==> flow/design.v <==
`timescale 1ns / 1ps 
`timescale 1ns / 1ps
 `timescale 1ns / 1ps 
module muldiv#(parameter XLEN = 32)
(
    input                   clk_i,
    input                   rst_i,
    input  [XLEN-1 : 0]     a_i,
    input  [XLEN-1 : 0]     b_i,
    input                   req_i,
    input  [ 2 : 0]         operation_sel_i,
    output reg [XLEN-1 : 0] muldiv_result_o,
    output reg              ready_o
);
function [XLEN-1 : 0] abs;
    input [XLEN-1 : 0] num;
    abs = num[XLEN-1] ? -num : num;
endfunction
wire operation_mul, operation_mulh, operation_mulhsu, operation_mulhu,
     operation_div, operation_divu, operation_rem, operation_remu;
assign operation_mul = (operation_sel_i == 3'b000);
assign operation_mulh = (operation_sel_i == 3'b001);
assign operation_mulhsu = (operation_sel_i == 3'b010);
assign operation_mulhu = (operation_sel_i == 3'b011);
assign operation_div = (operation_sel_i == 3'b100);
assign operation_divu = (operation_sel_i == 3'b101);
assign operation_rem = (operation_sel_i == 3'b110);
assign operation_remu = (operation_sel_i == 3'b111);
wire is_divider, is_a_zero, is_b_zero,
     is_a_neg, is_b_neg, signed_adjust, mul_overflow;
assign is_divider = operation_sel_i[2];
assign is_a_zero = (a_i == 32'b0);
assign is_b_zero = (b_i == 32'b0);
assign is_a_neg  = a_i[31] & (operation_mulh | operation_mulhsu | operation_div | operation_rem);
assign is_b_neg  = b_i[31] & (operation_mulh | operation_div | operation_rem);
assign signed_adjust = is_a_neg ^ is_b_neg;
assign mul_overflow   = (is_a_neg & (a_i[30: 0] == 31'b0));
wire [XLEN-1 : 0] op_a, op_b;
assign op_a = ( | is_a_neg)? abs(a_i) : a_i;
assign op_b = ( | is_b_neg)? abs(b_i) : b_i;
wire              is_calc_done;
reg  [XLEN-1 : 0] reg32;
reg  [XLEN*2 : 0] result;        
reg  [ 5 : 0]     cnt;
reg  [XLEN-1 : 0]   op_a_r, op_b_r;
reg  [XLEN*2-1 : 0] fast_result, mul0, mul1;
reg  [ 1 : 0]       fast_mul_counter;
assign is_calc_done = !(operation_mul | operation_mulh | operation_mulhsu |
                        operation_mulhu)? ~|cnt : & fast_mul_counter;
wire [XLEN-1 : 0] mull, mulh, quotient, remainder;
assign mull = result[31 : 0];
assign mulh = result[63 : 32];
assign quotient = result[31 : 0];
assign remainder = result[64 : 33];
localparam S_IDLE        = 3'b000,
           S_CALC        = 3'b001,
           S_SIGN_ADJUST = 3'b010,
           S_DONE        = 3'b011,
           S_STALL       = 3'b100;
reg [2 : 0] S, S_nxt;
always @(posedge clk_i)
begin
    if (rst_i)
        S <= S_IDLE;
    else
        S <= S_nxt;
end
always @(*)
begin
    case (S)
        S_IDLE:
            S_nxt = (req_i)? (is_a_zero | is_b_zero)? S_DONE : S_CALC : S_IDLE;
        S_CALC:
            S_nxt = (is_calc_done)? S_SIGN_ADJUST : S_CALC;
        S_SIGN_ADJUST:
            S_nxt = S_DONE;
        S_DONE:
            S_nxt = S_IDLE;
        default:
            S_nxt = S_IDLE;
    endcase
end
wire mul_add = result[0];
wire div_sub = (result[63: 32] >= reg32);
wire [32 : 0] adder_opa, adder_opb;
assign adder_opa = is_divider ? -reg32 : reg32;
assign adder_opb = result[63: 32];
wire [32 : 0] adder_tmp = adder_opa + adder_opb;
wire [64 : 0] result_tmp = {adder_tmp, result[31: 0]};
always @(posedge clk_i)
begin
    if (rst_i || ((S == S_IDLE) & req_i)) begin
        fast_result <= 32'b0;
        fast_mul_counter <= 2'b0; 
    end
    else begin
        op_a_r <= op_a;
        op_b_r <= op_b;
        mul0 <= op_a_r * op_b_r;
        mul1 <= mul0;
        fast_result <= mul1;
        fast_mul_counter <= (& fast_mul_counter)? fast_mul_counter : fast_mul_counter + 1;
    end
end
always @(posedge clk_i)
begin
    if ( (S == S_IDLE) & req_i)
    begin
        if (is_divider)
        begin                        
            if (is_b_zero)
            begin                    
                result[64: 33] <= a_i;
                result[32]  <= 1'b0;
                result[31: 0] <= {32{1'b1}};
            end
            else
            begin
                cnt <= 'd32;
                reg32 <= op_b;
                result <= {1'b0, 32'b0, op_a};   
            end
        end
        else
        begin                        
            if (is_a_zero | is_b_zero)
            begin
                result <= 65'b0;
            end
            else
            begin
                cnt <= 'd31;
                reg32 <= op_a;
                result <= {1'b0, 32'b0, op_b};   
            end
        end
    end
    else if (S == S_CALC)
    begin
        cnt <= cnt - 'd1;
        if (is_divider)
        begin
            result <= (div_sub)? {result_tmp[63 : 0], 1'b1} : {result[63 : 0], 1'b0};
        end
        else
        begin
            result <= (mul_add)? {1'b0, result_tmp[64 : 1]} : {1'b0, result[64 : 1]};
        end
    end
    else if (S == S_SIGN_ADJUST)
    begin
        if (is_divider)
        begin
            result[64: 33] <= (is_a_neg)? -remainder : remainder;
            result[31: 0] <= (signed_adjust)? -quotient : quotient;
        end
        else
        begin
            result <= (operation_mulh | operation_mulhu)? (signed_adjust)? -fast_result : fast_result
                    : (operation_mulhsu)? (is_a_neg)? -fast_result : fast_result : fast_result;
        end
    end
end
always @(posedge clk_i)
begin
    if (S == S_DONE || S == S_STALL)
        ready_o <= 1;
    else
        ready_o <= 0;
end
always @(posedge clk_i)
begin
    if (S == S_DONE)
        muldiv_result_o <= ( {32{operation_mul}} & mull)
                      | ( {32{operation_mulh | operation_mulhsu | operation_mulhu}} & mulh)
                      | ( {32{operation_div | operation_divu}} & quotient)
                      | ( {32{operation_rem | operation_remu}} & remainder)
                      ;
    else
        muldiv_result_o <= muldiv_result_o;
end
endmodule
clock: 8.5 ns
lec_check: 0
cap_margin: 20
cell_pad_in_sites_detail_placement: 2
cell_pad_in_sites_global_placement: 2
core_aspect_ratio: 1.04
core_margin: 9
core_utilization: 58
cts_cluster_diameter: 359
cts_cluster_size: 68
gpl_routability_driven: 0
gpl_timing_driven: 0
hold_slack_margin: 0.29
max_routing_layer: met5
place_density: 0.6
setup_slack_margin: 1.2
slew_margin: 15
tns_end_percent: 85
run.sh (not shown) runs the stock make flow with config.mk's settings and CLKGATE_MAP_FILE=.
The baseline ended with an error in detailed placement (3_5_place_dp) with DPL-0033.
Change:
- CAP_MARGIN: 20 -> 5
- CELL_PAD_IN_SITES_DETAIL_PLACEMENT: 2 -> unset
- CELL_PAD_IN_SITES_GLOBAL_PLACEMENT: 2 -> unset
- CORE_ASPECT_RATIO: 1.04 -> unset
- CORE_MARGIN: 9 -> 2
- CORE_UTILIZATION: 58 -> 72
- CTS_CLUSTER_DIAMETER: 359 -> unset
- CTS_CLUSTER_SIZE: 68 -> unset
- GPL_ROUTABILITY_DRIVEN: 0 -> unset
- GPL_TIMING_DRIVEN: 0 -> unset
- HOLD_SLACK_MARGIN: 0.29 -> unset
- MAX_ROUTING_LAYER: met5 -> unset
- SETUP_SLACK_MARGIN: 1.2 -> 1.07
- SLEW_MARGIN: 15 -> 20
- TNS_END_PERCENT: 85 -> unset
- clock period: 8.5 -> 6.94 ns (I/O delays scaled with it)
What happened: This time the run finished but fails on setup timing; die size goes down by a quarter to a third; area after synthesis is unchanged; synthesized cell count does not change.
Change:
- CAP_MARGIN: 5 -> 40
- PLACE_DENSITY: 0.6 -> unset
- PLACE_DENSITY_LB_ADDON: unset -> 0.28
- The changed run reached the layout checks and failed them: setup timing
- critical path depth stays the same
- routed wire length is higher by 1.8%
- die size is unchanged
- worst setup slack gets worse by 14 ps
- clock-buffer cell count shrinks by 9
Change:
- ABC_AREA: unset -> 1
- CAP_MARGIN: 40 -> 20
- CTS_CLUSTER_SIZE: unset -> 88
- PLACE_DENSITY: unset -> 0.78
- PLACE_DENSITY_LB_ADDON: 0.28 -> unset
- SETUP_SLACK_MARGIN: 1.07 -> -0.46
- clock period: 6.94 -> 6.57 ns (I/O delays scaled with it)
What happened: With this change the flow did not get past global routing (5_1_grt) on GRT-0116; synthesized cell count climbs by 35%; die size climbs by 7.4%; synthesized area climbs by 7.5%.
